==> inputs of run a <==
Design AHBPERIPH, start of the top module:
module AHBPERIPH(
  input  wire        HCLK,
  input  wire        HRESETn,
  input  wire [31:0] HADDR,
  input  wire [1:0]  HTRANS,
  input  wire        HWRITE,
  input  wire [31:0] HWDATA,
  output wire [31:0] HRDATA,
  output wire        HREADY,
  input  wire        RsRx,
  output wire        RsTx,
  input  wire        capture_event,
  output wire        PWM_OUT,
  input  wire [15:0] GPIOIN,
  output wire [15:0] GPIOOUT,
  output wire [6:0]  seg,
  output wire        dp,
  output wire [3:0]  an,
  output wire        uart_irq,
  output wire        timer_irq,
  output wire        gpio_irq
);
  wire [3:0]  mux_sel;
  wire        hsel_uart, hsel_timer, hsel_gpio, hsel_7seg;
  wire [31:0] hrdata_uart, hrdata_timer, hrdata_gpio, hrdata_7seg;
  wire        hready_uart, hready_timer, hready_gpio, hready_7seg;
  AHBDCD uAHBDCD (
    .HADDR(HADDR),
    .HSEL_S0(),
    .HSEL_S1(),
    .HSEL_S2(hsel_uart),
    .HSEL_S3(hsel_timer),
    .HSEL_S4(hsel_gpio),
    .HSEL_S5(hsel_7seg),
    .HSEL_S6(),
    .HSEL_S7(),
    .HSEL_S8(),
    .HSEL_S9(),
    .HSEL_NOMAP(),
    .MUX_SEL(mux_sel)
  );
  AHBMUX uAHBMUX (
    .HCLK(HCLK),
    .HRESETn(HRESETn),
    .MUX_SEL(mux_sel),
    .HRDATA_S0(32'h0000_0000),
    .HRDATA_S1(32'h0000_0000),
    .HRDATA_S2(hrdata_uart),
    .HRDATA_S3(hrdata_timer),
    .HRDATA_S4(hrdata_gpio),
    .HRDATA_S5(hrdata_7seg),
    .HRDATA_S6(32'h0000_0000),
    .HRDATA_S7(32'h0000_0000),
    .HRDATA_S8(32'h0000_0000),
    .HRDATA_S9(32'h0000_0000),
    .HRDATA_NOMAP(32'hDEADBEEF),
    .HREADYOUT_S0(1'b1),
    .HREADYOUT_S1(1'b1),
    .HREADYOUT_S2(hready_uart),
    .HREADYOUT_S3(hready_timer),
    .HREADYOUT_S4(hready_gpio),
    .HREADYOUT_S5(hready_7seg),
    .HREADYOUT_S6(1'b1),
    .HREADYOUT_S7(1'b1),
    .HREADYOUT_S8(1'b1),
    .HREADYOUT_S9(1'b1),
  ...
Settings: LEC_CHECK=0, CAP_MARGIN=20, CORE_MARGIN=2, CORE_UTILIZATION=72, CTS_CLUSTER_DIAMETER=359, CTS_CLUSTER_SIZE=13, PLACE_DENSITY_LB_ADDON=0.27, SETUP_SLACK_MARGIN=1.2, SLEW_MARGIN=20, TNS_END_PERCENT=5; clock period 4.08 ns.
run.sh (not shown) runs the stock make flow with config.mk's settings and CLKGATE_MAP_FILE=.
==> run b: changes against run a <==
CORE_MARGIN = 4   (was 2)
CORE_UTILIZATION = 33   (was 72)
CTS_CLUSTER_DIAMETER = default   (was 359)
CTS_CLUSTER_SIZE = default   (was 13)
GPL_ROUTABILITY_DRIVEN = 0   (was default)
HOLD_SLACK_MARGIN = 0.07   (was default)
PLACE_DENSITY_LB_ADDON = 0.01   (was 0.27)
SETUP_SLACK_MARGIN = default   (was 1.2)
TNS_END_PERCENT = 25   (was 5)
==> flow/constraint.sdc (replaced) <==
create_clock -name core_clock -period 10.0 [get_ports {HCLK}]
set_input_delay 2.0000 -clock core_clock [delete_from_list [all_inputs] [get_ports {HCLK}]]
set_output_delay 2.0000 -clock core_clock [all_outputs]
set_load 0.01 [all_outputs]
==> run c: changes against run a <==
CAP_MARGIN = 15   (was 20)
CTS_CLUSTER_DIAMETER = 356   (was 359)
CTS_CLUSTER_SIZE = default   (was 13)
MAX_ROUTING_LAYER = met4   (was default)
PLACE_DENSITY = 0.6   (was default)
PLACE_DENSITY_LB_ADDON = default   (was 0.27)
SETUP_SLACK_MARGIN = -0.39   (was 1.2)
TNS_END_PERCENT = default   (was 5)
==> flow/constraint.sdc (replaced) <==
create_clock -name core_clock -period 4.06 [get_ports {HCLK}]
set_input_delay 0.8120 -clock core_clock [delete_from_list [all_inputs] [get_ports {HCLK}]]
set_output_delay 0.8120 -clock core_clock [all_outputs]
set_load 0.01 [all_outputs]
==> results <==
Run c ran to the end with violations: negative setup slack. Run a finished clean. Run b went through all stages and came out clean.
Cell area: run c < run a < run b.
Sequential share of layout area, lowest first: run b, run a, run c.
Between run a and run b, the lower via count is in run b (gap 17%, measured against run b).
Cell count: run b is larger than run a (20%).
Critical path depth: run a > run b > run c.
Against run a, the register-to-register slack of run b is better by 5.6 ns.
Against run b, the clock power of run c is higher by 100%.
Clock skew: run c is lower than run a (0.014 ns).
In sequential cell count, run c and run b do not differ.

========
==> inputs of quartz <==
AHBPERIPH again, from the RTL that the note above started with.
clock: 10.0 ns
lec_check: 0
abc_area: 1
cap_margin: 20
cell_pad_in_sites_detail_placement: 1
core_margin: 9
core_utilization: 27
cts_cluster_diameter: 382
gpl_timing_driven: 0
min_routing_layer: met1
place_density_lb_addon: 0.18
setup_slack_margin: 0.19
slew_margin: 0
tns_end_percent: 30
==> violet: changes against quartz <==
- ABC_AREA: 1 -> unset
- CELL_PAD_IN_SITES_DETAIL_PLACEMENT: 1 -> unset
- CORE_MARGIN: 9 -> 2
- CORE_UTILIZATION: 27 -> 40
- CTS_CLUSTER_DIAMETER: 382 -> unset
- GPL_TIMING_DRIVEN: 0 -> unset
- HOLD_SLACK_MARGIN: unset -> 0.26
- MIN_ROUTING_LAYER: met1 -> met2
- PLACE_DENSITY_LB_ADDON: 0.18 -> unset
- SETUP_SLACK_MARGIN: 0.19 -> unset
- SLEW_MARGIN: 0 -> 20
- TNS_END_PERCENT: 30 -> unset
==> pepper: changes against quartz <==
- ABC_AREA: 1 -> unset
- CELL_PAD_IN_SITES_DETAIL_PLACEMENT: 1 -> unset
- CORE_MARGIN: 9 -> 2
- CORE_UTILIZATION: 27 -> 42
- CTS_CLUSTER_DIAMETER: 382 -> unset
- GPL_TIMING_DRIVEN: 0 -> unset
- MIN_ROUTING_LAYER: met1 -> unset
- PLACE_DENSITY: unset -> 0.6
- PLACE_DENSITY_LB_ADDON: 0.18 -> unset
- SETUP_SLACK_MARGIN: 0.19 -> unset
- SLEW_MARGIN: 0 -> 20
- TNS_END_PERCENT: 30 -> unset
==> flow/constraint.sdc (replaced) <==
create_clock -name core_clock -period 7.3 [get_ports {HCLK}]
set_input_delay 1.4600 -clock core_clock [delete_from_list [all_inputs] [get_ports {HCLK}]]
set_output_delay 1.4600 -clock core_clock [all_outputs]
set_load 0.01 [all_outputs]
==> flow.log <==
[flow] summary of implementation run
INFO  metric result_of_the_run = complete, no violations
INFO  metric multiInputGateArea = 11400 sq um
INFO  metric fp.coreArea = 71600 sq um
INFO  metric post_drt_wl_per_cell = 23.0 microns
INFO  metric worst_setup_path_endpoint = HRDATA[2]
INFO  metric grt.busiest_layer = met2
INFO  metric critPathMaxFanout = 14
INFO  metric detailed_router_iteration_count_before_antenna_repair = 7
INFO  metric die_area = 74600 sq um
INFO  metric synth.distinct_cells = 72
[end of results for pepper]
==> flow.log <==
[flow] summary of implementation run
INFO  metric die_area = 139000 sq um
INFO  metric multiInputGateArea = 13300 sq um
INFO  metric detailed_router_iteration_count_before_antenna_repair = 5
INFO  metric worst_setup_path_endpoint = HRDATA[1]
INFO  metric fp.coreArea = 124000 sq um
INFO  metric tritoncts = done
INFO  metric result_of_the_run = complete, no violations
INFO  metric synth.distinct_cells = 61
INFO  metric grt.busiest_layer = met2
[end of results for quartz]
==> flow.log <==
[flow] summary of implementation run
INFO  metric detailed_router_iteration_count_before_antenna_repair = 15
INFO  metric rsz0062_at_grt = false
INFO  metric critPathMaxFanout = 24
INFO  metric fp.coreArea = 75600 sq um
INFO  metric post_drt_wl_per_cell = 23.6 microns
INFO  metric die_area = 78300 sq um
INFO  metric result_of_the_run = complete, no violations
INFO  metric multiInputGateArea = 11400 sq um
INFO  metric numPortBuffers = 135
INFO  metric worst-setup-path-type = reg -> out
INFO  metric synth.cellmix.adderShare = 0.864%
INFO  metric synthCells = 2299
[end of results for violet]

========
==> v2 <==
AHBPERIPH again, from the RTL that the note above started with.
==> flow/config.mk <==
export PLATFORM = sky130hd
export DESIGN_NAME = AHBPERIPH
export DESIGN_NICKNAME = AHBPERIPH
export VERILOG_FILES = /design/flow/design.v
export SDC_FILE = /design/flow/constraint.sdc
export NUM_CORES = 4
export LEC_CHECK = 0
export CAP_MARGIN = 20
export CORE_ASPECT_RATIO = 1.11
export CORE_MARGIN = 6
export CORE_UTILIZATION = 68
export CTS_CLUSTER_DIAMETER = 303
export CTS_CLUSTER_SIZE = 15
export HOLD_SLACK_MARGIN = 0.17
export MAX_ROUTING_LAYER = met4
export SETUP_SLACK_MARGIN = 1.02
export SLEW_MARGIN = 20
export TNS_END_PERCENT = 35
==> flow/constraint.sdc <==
create_clock -name core_clock -period 4.06 [get_ports {HCLK}]
set_input_delay 0.8120 -clock core_clock [delete_from_list [all_inputs] [get_ports {HCLK}]]
set_output_delay 0.8120 -clock core_clock [all_outputs]
set_load 0.01 [all_outputs]
==> inputs of v5, as changes to v2 <==
- CORE_ASPECT_RATIO: 1.11 -> default
- CORE_MARGIN: 6 -> 2
- CORE_UTILIZATION: 68 -> 40
- CTS_CLUSTER_DIAMETER: 303 -> default
- CTS_CLUSTER_SIZE: 15 -> default
- HOLD_SLACK_MARGIN: 0.17 -> default
- MAX_ROUTING_LAYER: met4 -> default
- PLACE_DENSITY: default -> 0.6
- SETUP_SLACK_MARGIN: 1.02 -> default
- TNS_END_PERCENT: 35 -> default
==> flow/constraint.sdc (replaced) <==
create_clock -name core_clock -period 10.0 [get_ports {HCLK}]
set_input_delay 2.0000 -clock core_clock [delete_from_list [all_inputs] [get_ports {HCLK}]]
set_output_delay 2.0000 -clock core_clock [all_outputs]
set_load 0.01 [all_outputs]
==> results <==
- v2 went through all stages and came out clean. v5 finished with timing, DRC and antenna clean.
- Between v5 and v2, the lower wire length is in v5 (gap about 7%, measured against v2).
- Against v2, the clock-buffer cell count of v5 is higher by 19.
- Clock skew: v5 is lower than v2 (0.0032 ns).
- Of v5 and v2, v2 has the higher global-route usage (gap 13 points).
- Of v2 and v5, v2 has the higher sequential power (gap 150%, measured against v5).
- Against v5, the die size of v2 is lower by 36%.
- Synthesized area is the same in v2 and v5.
- Against v5, the cell count of v2 is smaller by 8.5%.
- Sequential share of layout area: v5 is higher than v2 (1.4 points).
- In v2 the final area is higher than in v5, by 2.8%.

========
==> 05-24: inputs <==
Starting RTL as in the previous note.
clock: 9.17 ns
lec_check: 0
cap_margin: 25
core_margin: 5
core_utilization: 63
cts_cluster_size: 87
place_density: 0.71
slew_margin: 0
==> inputs of 05-20, as changes to 05-24 <==
==> flow/config.mk (replaced) <==
export PLATFORM = sky130hd
export DESIGN_NAME = AHBPERIPH
export DESIGN_NICKNAME = AHBPERIPH
export VERILOG_FILES = /design/flow/design.v
export SDC_FILE = /design/flow/constraint.sdc
export NUM_CORES = 4
export LEC_CHECK = 0
export CAP_MARGIN = 15
export CORE_MARGIN = 2
export CORE_UTILIZATION = 72
export CTS_CLUSTER_DIAMETER = 195
export MAX_ROUTING_LAYER = met4
export PLACE_DENSITY = 0.37
export SLEW_MARGIN = 20
==> flow/constraint.sdc (replaced) <==
create_clock -name core_clock -period 4.06 [get_ports {HCLK}]
set_input_delay 0.8120 -clock core_clock [delete_from_list [all_inputs] [get_ports {HCLK}]]
set_output_delay 0.8120 -clock core_clock [all_outputs]
set_load 0.01 [all_outputs]
==> inputs of 08-06, as changes to 05-24 <==
==> flow/config.mk (replaced) <==
export PLATFORM = sky130hd
export DESIGN_NAME = AHBPERIPH
export DESIGN_NICKNAME = AHBPERIPH
export VERILOG_FILES = /design/flow/design.v
export SDC_FILE = /design/flow/constraint.sdc
export NUM_CORES = 4
export LEC_CHECK = 0
export ABC_AREA = 1
export CAP_MARGIN = 20
export CORE_MARGIN = 2
export CORE_UTILIZATION = 65
export CTS_CLUSTER_SIZE = 93
export PLACE_DENSITY = 0.6
export SETUP_SLACK_MARGIN = -0.46
export SLEW_MARGIN = 20
==> flow/constraint.sdc (replaced) <==
create_clock -name core_clock -period 11.7 [get_ports {HCLK}]
set_input_delay 2.3400 -clock core_clock [delete_from_list [all_inputs] [get_ports {HCLK}]]
set_output_delay 2.3400 -clock core_clock [all_outputs]
set_load 0.01 [all_outputs]
==> ci_impl_report.md <==
### Yosys + OpenROAD results

| Metric | Value |
|---|---|
| Status | `complete, but fails checks` |
| SO Viols | `setup timing` |
| FF+latch area | `approximately 18000 µm²` |
| Fmax | `242.2 MHz` |
| Peak VDD IR | `between 400 and 500 µV` |
| Final setup viols | `3` |
| Mux share | `0.1501` |
| Overall power | `14.77 mW` |
| R2R Path End | `uAHBUART.uFIFO_RX.array_reg[7][0]` |
| Critical Path Max Stage Delay | `480 ps` |
| Logic area | `11590 µm²` |
| Cell Chain, Critical Path | `buf_4 -> or3b_2 -> a21oi_2 -> o21ai_2 -> o21ai_4 -> nand2_4 -> a221oi_2 -> o21ai_0 -> buf_4 -> clkdlybuf4s50_1` |
| R2r setup slk | `approximately 600 ps` |
| Row Count | `75` |
| Register-to-Register Path Depth | `8` |
| Setup WS post-layout | `-68.85 ps` |
-- figures above: 05-20

==> ci_impl_report.md <==
### Yosys + OpenROAD results

| Metric | Value |
|---|---|
| Register-to-Register Path Depth | `5` |
| Post-CTS Resized | `0` |
| Final setup viols | `0` |
| Peak VDD IR | `208.7 µV` |
| Row Count | `80` |
| Status | `finished clean` |
| R2r setup slk | `5100 ps` |
| Cell Chain, Critical Path | `nor4_1 -> nand2_1 -> nand2_1 -> a221o_1 -> a21oi_1 -> o22ai_1 -> a211oi_1 -> o21ai_0 -> clkdlybuf4s50_1` |
| Logic area | `about 11000 µm²` |
| Asr flop ratio synth | `0.6000` |
| Hold_sp | `uAHBTIMER.uprescaler16.counter[0]` |
| Overall power | `6.866 mW` |
| Setup WS post-layout | `2430 ps` |
| Critical Path Max Stage Delay | `between 800 and 900 ps` |
| Post-route minimum period | `6740 ps` |
| Fmax | `148.4 MHz` |
| R2R Path End | `uAHBUART.uFIFO_TX.array_reg[7][3]` |
-- figures above: 05-24

==> ci_impl_report.md <==
### Yosys + OpenROAD results

| Metric | Value |
|---|---|
| Status | `finished clean` |
| Final setup viols | `0` |
| Mux share | `0.0002939` |
| Peak VDD IR | `143.3 µV` |
| R2R Path End | `uAHBTIMER.value[26]` |
| Register-to-Register Path Depth | `13` |
| Setup WS post-layout | `4445 ps` |
| Overall power | `approximately 5.0 mW` |
| Logic area | `about 13000 µm²` |
| Critical Path Max Stage Delay | `800 ps` |
-- figures above: 08-06


========
==> exp/cedar: inputs <==
Starting RTL as in the previous note.
clock: 4.06 ns
lec_check: 0
cap_margin: 10
core_aspect_ratio: 1.03
core_margin: 2
core_utilization: 70
cts_cluster_diameter: 303
cts_cluster_size: 15
hold_slack_margin: -0.1
max_routing_layer: met4
setup_slack_margin: 1.02
slew_margin: 20
tns_end_percent: 100
==> inputs of exp/delta, as changes to exp/cedar <==
==> flow/config.mk (replaced) <==
export PLATFORM = sky130hd
export DESIGN_NAME = AHBPERIPH
export DESIGN_NICKNAME = AHBPERIPH
export VERILOG_FILES = /design/flow/design.v
export SDC_FILE = /design/flow/constraint.sdc
export NUM_CORES = 4
export LEC_CHECK = 0
export CAP_MARGIN = 20
export CORE_MARGIN = 2
export CORE_UTILIZATION = 40
export PLACE_DENSITY = 0.6
export SLEW_MARGIN = 20
==> flow/constraint.sdc (replaced) <==
create_clock -name core_clock -period 14.7 [get_ports {HCLK}]
set_input_delay 2.9400 -clock core_clock [delete_from_list [all_inputs] [get_ports {HCLK}]]
set_output_delay 2.9400 -clock core_clock [all_outputs]
set_load 0.01 [all_outputs]
==> inputs of exp/harbor, as changes to exp/cedar <==
==> flow/config.mk (replaced) <==
export PLATFORM = sky130hd
export DESIGN_NAME = AHBPERIPH
export DESIGN_NICKNAME = AHBPERIPH
export VERILOG_FILES = /design/flow/design.v
export SDC_FILE = /design/flow/constraint.sdc
export NUM_CORES = 4
export LEC_CHECK = 0
export ABC_AREA = 1
export CAP_MARGIN = 20
export CORE_MARGIN = 2
export CORE_UTILIZATION = 65
export CTS_CLUSTER_SIZE = 93
export PLACE_DENSITY = 0.36
export SETUP_SLACK_MARGIN = -0.46
export SLEW_MARGIN = 20
export TNS_END_PERCENT = 15
==> flow/constraint.sdc (replaced) <==
create_clock -name core_clock -period 5.81 [get_ports {HCLK}]
set_input_delay 1.1620 -clock core_clock [delete_from_list [all_inputs] [get_ports {HCLK}]]
set_output_delay 1.1620 -clock core_clock [all_outputs]
set_load 0.01 [all_outputs]
==> summary.txt <==
flow finished, numbers: met1 WL 40.0 mm, vias in the first global route 29.5k, sequential cell area share 0.479, area grow syn2layout 12.1%, CP endpoint HRDATA[2], Hold Crit Class flop to flop, Placed Instances 4711, status no timing/DRC/antenna violations, Cell Rows 83, total power 9.87 mW, DR vias/cell 6.22, Final Cycle Share 0.975, Layout Cells excl Fill 4839, combinational share of cell area 0.350, final-layout fill cell count 3808, WP data required 4.65 ns, Reg2Reg Setup Slack 2.27 ns, iteration-0 DRC count of the detailed router 3711, Sw Share 0.223
[end of results for exp/harbor]
==> summary.txt <==
flow finished, numbers: status no timing/DRC/antenna violations, total power 13.5 mW, DR vias/cell 6.91, Placed Instances 2928, combinational share of cell area 0.342, final-layout fill cell count 2089, area grow syn2layout 18.9%, Sw Share 0.243, Hold Crit Class input pin to async pin
[end of results for exp/cedar]
==> summary.txt <==
flow finished, numbers: DR vias/cell 5.74, total power 4.26 mW, WP data required 11.76 ns, CP peak stage delay 0.82 ns, sequential cell area share 0.519, vias in the first global route 20.3k, Cell Rows 101, final-layout fill cell count 6660, iteration-0 DRC count of the detailed router 1844, met1 WL 35.7 mm, area grow syn2layout 15.7%, status no timing/DRC/antenna violations, Reg2Reg Setup Slack 10.25 ns, met3 wire len 4.04 mm, Post CTS Setup Buffer Count 0, Layout Cells excl Fill 3455, CP endpoint HRDATA[2], Placed Instances 3317, Final Cycle Share 0.561
[end of results for exp/delta]
Power figures rest on the tool's default switching activity, not on a simulated workload.
